Design project_euler_17, start of the top module:
module project_euler_17(
  input clk,
  input reset,
  output reg [3:0] ones_digit,
  output reg [3:0] tens_digit,
  output reg [3:0] hundreds_digit,
  output reg [15:0] letter_count,
  output reg done
);
For scale: roughly 360 cells after synthesis, ~29 flip-flops, about 31 I/O pins, ~2900 µm² of cells after synthesis.
Settings: LEC_CHECK=0, CAP_MARGIN=20, CORE_MARGIN=2, CORE_UTILIZATION=40, SLEW_MARGIN=20; clock period 10.0 ns.
run.sh (not shown) runs the stock make flow with config.mk's settings and CLKGATE_MAP_FILE=.
Then changed:
CORE_ASPECT_RATIO = 0.5   (was default)
CORE_UTILIZATION = 65   (was 40)
TNS_END_PERCENT = 10   (was default)
Effect: Power rose by about 1.8%; area after synthesis is unchanged; worst setup slack got worse by 0.084 ns; clock-buffer cell count fell by 1; final area fell by about 1.2%; wire length rose by 0.54%; hold slack is about the same.
Then changed:
CAP_MARGIN = 40   (was 20)
CELL_PAD_IN_SITES_DETAIL_PLACEMENT = 2   (was default)
CORE_ASPECT_RATIO = 1.96   (was 0.5)
CORE_UTILIZATION = 40   (was 65)
GPL_ROUTABILITY_DRIVEN = 0   (was default)
MIN_ROUTING_LAYER = met1   (was default)
TNS_END_PERCENT = 75   (was 10)
Routed wire length rises by 83%. Sequential share of layout area is lower by 0.37 points. Utilization fell by 28 points. Cell area is higher by 1.7%. Clock power rose by about 18%. Critical path depth is unchanged. Count of clock-buffer cells in the layout drops by 1. Sequential cell count does not change. Non-clock buffer count stays the same. Die area rose by about 60%. Maximum frequency goes down by 12%.
Then changed:
CAP_MARGIN = 20   (was 40)
CELL_PAD_IN_SITES_DETAIL_PLACEMENT = default   (was 2)
CORE_ASPECT_RATIO = default   (was 1.96)
CTS_CLUSTER_DIAMETER = 396   (was default)
CTS_CLUSTER_SIZE = 10   (was default)
GPL_ROUTABILITY_DRIVEN = default   (was 0)
MIN_ROUTING_LAYER = default   (was met1)
PLACE_DENSITY = 0.39   (was default)
TNS_END_PERCENT = default   (was 75)
=> Total power decreases by roughly a tenth. Routed wire length decreases by well over a third. Core utilization decreases by 0.70 points. Non-clock buffer count increases by 1. Cell count increases by a few percent. Clock power decreases by about a fifth. Worst setup slack is better by 0.87 ns. Design area stays flat. Via count decreases by about a fifth.

---

The RTL this note starts from:
==> flow/design.v <==
module project_euler_17(
  input clk,
  input reset,
  output reg [3:0] ones_digit,
  output reg [3:0] tens_digit,
  output reg [3:0] hundreds_digit,
  output reg [15:0] letter_count,
  output reg done
);
  integer next_ones_digit;
  integer next_tens_digit;
  integer next_hundreds_digit;
  integer letters;
  always @(posedge clk or posedge reset)
  begin
    if (reset) begin
      ones_digit <= 0;
      tens_digit <= 0;
      hundreds_digit <= 0;
      letter_count <= 0;
      done <= 0;
    end
    else if (!done) begin
      next_ones_digit = 0;
      next_tens_digit = 0;
      next_hundreds_digit = 0;
      letters = 0;
      next_tens_digit[3:0] = tens_digit;
      next_hundreds_digit[3:0] = hundreds_digit;
      if (ones_digit == 9) begin
        next_ones_digit = 0;
        if (tens_digit == 9) begin
          next_tens_digit = 0;
          if (hundreds_digit == 9) begin
            next_hundreds_digit = 0;
            letters += 11;  
            done <= 1;
          end
          else
            next_hundreds_digit[3:0] = hundreds_digit + 1;
        end
        else
          next_tens_digit[3:0] = tens_digit + 1;
      end
      else
        next_ones_digit[3:0] = ones_digit + 1;
      if (next_tens_digit != 1) begin
        case (next_ones_digit)
          1: letters += 3;  
          2: letters += 3;  
          3: letters += 5;  
          4: letters += 4;  
          5: letters += 4;  
          6: letters += 3;  
          7: letters += 5;  
          8: letters += 5;  
          9: letters += 4;  
        endcase
        case (next_tens_digit)
          2: letters += 6;  
          3: letters += 6;  
          4: letters += 5;  
          5: letters += 5;  
          6: letters += 5;  
          7: letters += 7;  
          8: letters += 6;  
          9: letters += 6;  
        endcase
      end
      else begin
        case (next_ones_digit)
          0: letters += 3;  
          1: letters += 6;  
          2: letters += 6;  
          3: letters += 8;  
          4: letters += 8;  
          5: letters += 7;  
          6: letters += 7;  
          7: letters += 9;  
          8: letters += 8;  
          9: letters += 8;  
        endcase
      end
      case (next_hundreds_digit)
        1: letters += 10;  
        2: letters += 10;  
        3: letters += 12;  
        4: letters += 11;  
        5: letters += 11;  
        6: letters += 10;  
        7: letters += 12;  
        8: letters += 12;  
        9: letters += 11;  
      endcase
      if (next_hundreds_digit > 0 && ((next_ones_digit > 0) || (next_tens_digit > 0)))
        letters += 3;  
      ones_digit <= next_ones_digit[3:0];
      tens_digit <= next_tens_digit[3:0];
      hundreds_digit <= next_hundreds_digit[3:0];
      letter_count <= letter_count + letters[15:0];
    end
  end
endmodule
clock: 9.58 ns
lec_check: 0
cap_margin: 20
cell_pad_in_sites_detail_placement: 0
core_aspect_ratio: 1.67
core_margin: 2
core_utilization: 49
gpl_routability_driven: 1
hold_slack_margin: 0.07
max_routing_layer: met5
place_density: 0.43
setup_slack_margin: 1.73
slew_margin: 0
The baseline finished with timing, DRC and antenna clean.
Rerun with:
==> flow/config.mk (replaced) <==
export PLATFORM = sky130hd
export DESIGN_NAME = project_euler_17
export DESIGN_NICKNAME = project_euler_17
export VERILOG_FILES = /design/flow/design.v
export SDC_FILE = /design/flow/constraint.sdc
export NUM_CORES = 4
export LEC_CHECK = 0
export CAP_MARGIN = 0
export CELL_PAD_IN_SITES_DETAIL_PLACEMENT = 0
export CORE_ASPECT_RATIO = 0.5
export CORE_MARGIN = 2
export CORE_UTILIZATION = 64
export GPL_ROUTABILITY_DRIVEN = 1
export HOLD_SLACK_MARGIN = 0.3
export MAX_ROUTING_LAYER = met5
export PLACE_DENSITY = 0.8
export SETUP_SLACK_MARGIN = 2.24
export SLEW_MARGIN = 40
export TNS_END_PERCENT = 25
After rerunning: Global-route usage is higher by 6.5 points. Total power rose by 4.0%. Cell count drops by 4.2%. Area after synthesis does not change. Non-clock buffer count is unchanged. Design area barely changes.
Rerun with:
==> flow/config.mk (replaced) <==
export PLATFORM = sky130hd
export DESIGN_NAME = project_euler_17
export DESIGN_NICKNAME = project_euler_17
export VERILOG_FILES = /design/flow/design.v
export SDC_FILE = /design/flow/constraint.sdc
export NUM_CORES = 4
export LEC_CHECK = 0
export ABC_AREA = 1
export CAP_MARGIN = 0
export CELL_PAD_IN_SITES_DETAIL_PLACEMENT = 0
export CELL_PAD_IN_SITES_GLOBAL_PLACEMENT = 2
export CORE_ASPECT_RATIO = 1.03
export CORE_MARGIN = 2
export CORE_UTILIZATION = 43
export CTS_CLUSTER_DIAMETER = 28
export CTS_CLUSTER_SIZE = 36
export GPL_ROUTABILITY_DRIVEN = 1
export HOLD_SLACK_MARGIN = 0.03
export MAX_ROUTING_LAYER = met5
export PLACE_DENSITY_LB_ADDON = 0.05
export SETUP_SLACK_MARGIN = 1.6
export SLEW_MARGIN = 0
=> Register-to-register slack is better by 1300 ps. Power climbs by 1.3%. Fmax rose by 23%. Sequential cell count does not change. Global-route usage drops by 8.3 points. Routed wire length drops by 8.8%. Via count fell by 6.4%. First-iteration DRC count drops by about 64%.
Rerun with:
--- a/flow/config.mk
+++ b/flow/config.mk
@@ -9,14 +9,12 @@
 export CAP_MARGIN = 0
 export CELL_PAD_IN_SITES_DETAIL_PLACEMENT = 0
-export CELL_PAD_IN_SITES_GLOBAL_PLACEMENT = 2
 export CORE_ASPECT_RATIO = 1.03
 export CORE_MARGIN = 2
-export CORE_UTILIZATION = 43
-export CTS_CLUSTER_DIAMETER = 28
+export CORE_UTILIZATION = 48
+export CTS_CLUSTER_DIAMETER = 256
 export CTS_CLUSTER_SIZE = 36
 export GPL_ROUTABILITY_DRIVEN = 1
-export HOLD_SLACK_MARGIN = 0.03
 export MAX_ROUTING_LAYER = met5
 export PLACE_DENSITY_LB_ADDON = 0.05
-export SETUP_SLACK_MARGIN = 1.6
+export SETUP_SLACK_MARGIN = 1.73
 export SLEW_MARGIN = 0
What happened:
- The new run went through all stages and came out clean
- worst setup slack gets better by 64 ps
- hold slack gets worse by 6.5 ps
- wire length drops by 2.6%
- flip-flop count does not change
- power drops by 8.6%
- non-clock buffer count drops by 1
- final cell count drops by 1.2%
- count of clock-buffer cells in the layout drops by 1
Rerun with:
==> flow/config.mk (replaced) <==
export PLATFORM = sky130hd
export DESIGN_NAME = project_euler_17
export DESIGN_NICKNAME = project_euler_17
export VERILOG_FILES = /design/flow/design.v
export SDC_FILE = /design/flow/constraint.sdc
export NUM_CORES = 4
export LEC_CHECK = 0
export CAP_MARGIN = 20
export CELL_PAD_IN_SITES_DETAIL_PLACEMENT = 0
export CORE_ASPECT_RATIO = 0.5
export CORE_MARGIN = 2
export CORE_UTILIZATION = 64
export GPL_ROUTABILITY_DRIVEN = 1
export HOLD_SLACK_MARGIN = 0.06
export MAX_ROUTING_LAYER = met5
export PLACE_DENSITY_LB_ADDON = 0.05
export SETUP_SLACK_MARGIN = -0.95
export SLEW_MARGIN = 40
export TNS_END_PERCENT = 25
Effect: Wire length went up by 13%. Sequential power is about the same. Worst setup slack got worse by 1500 ps.
No activity file was given, so power comes from the tool's default toggle rates.
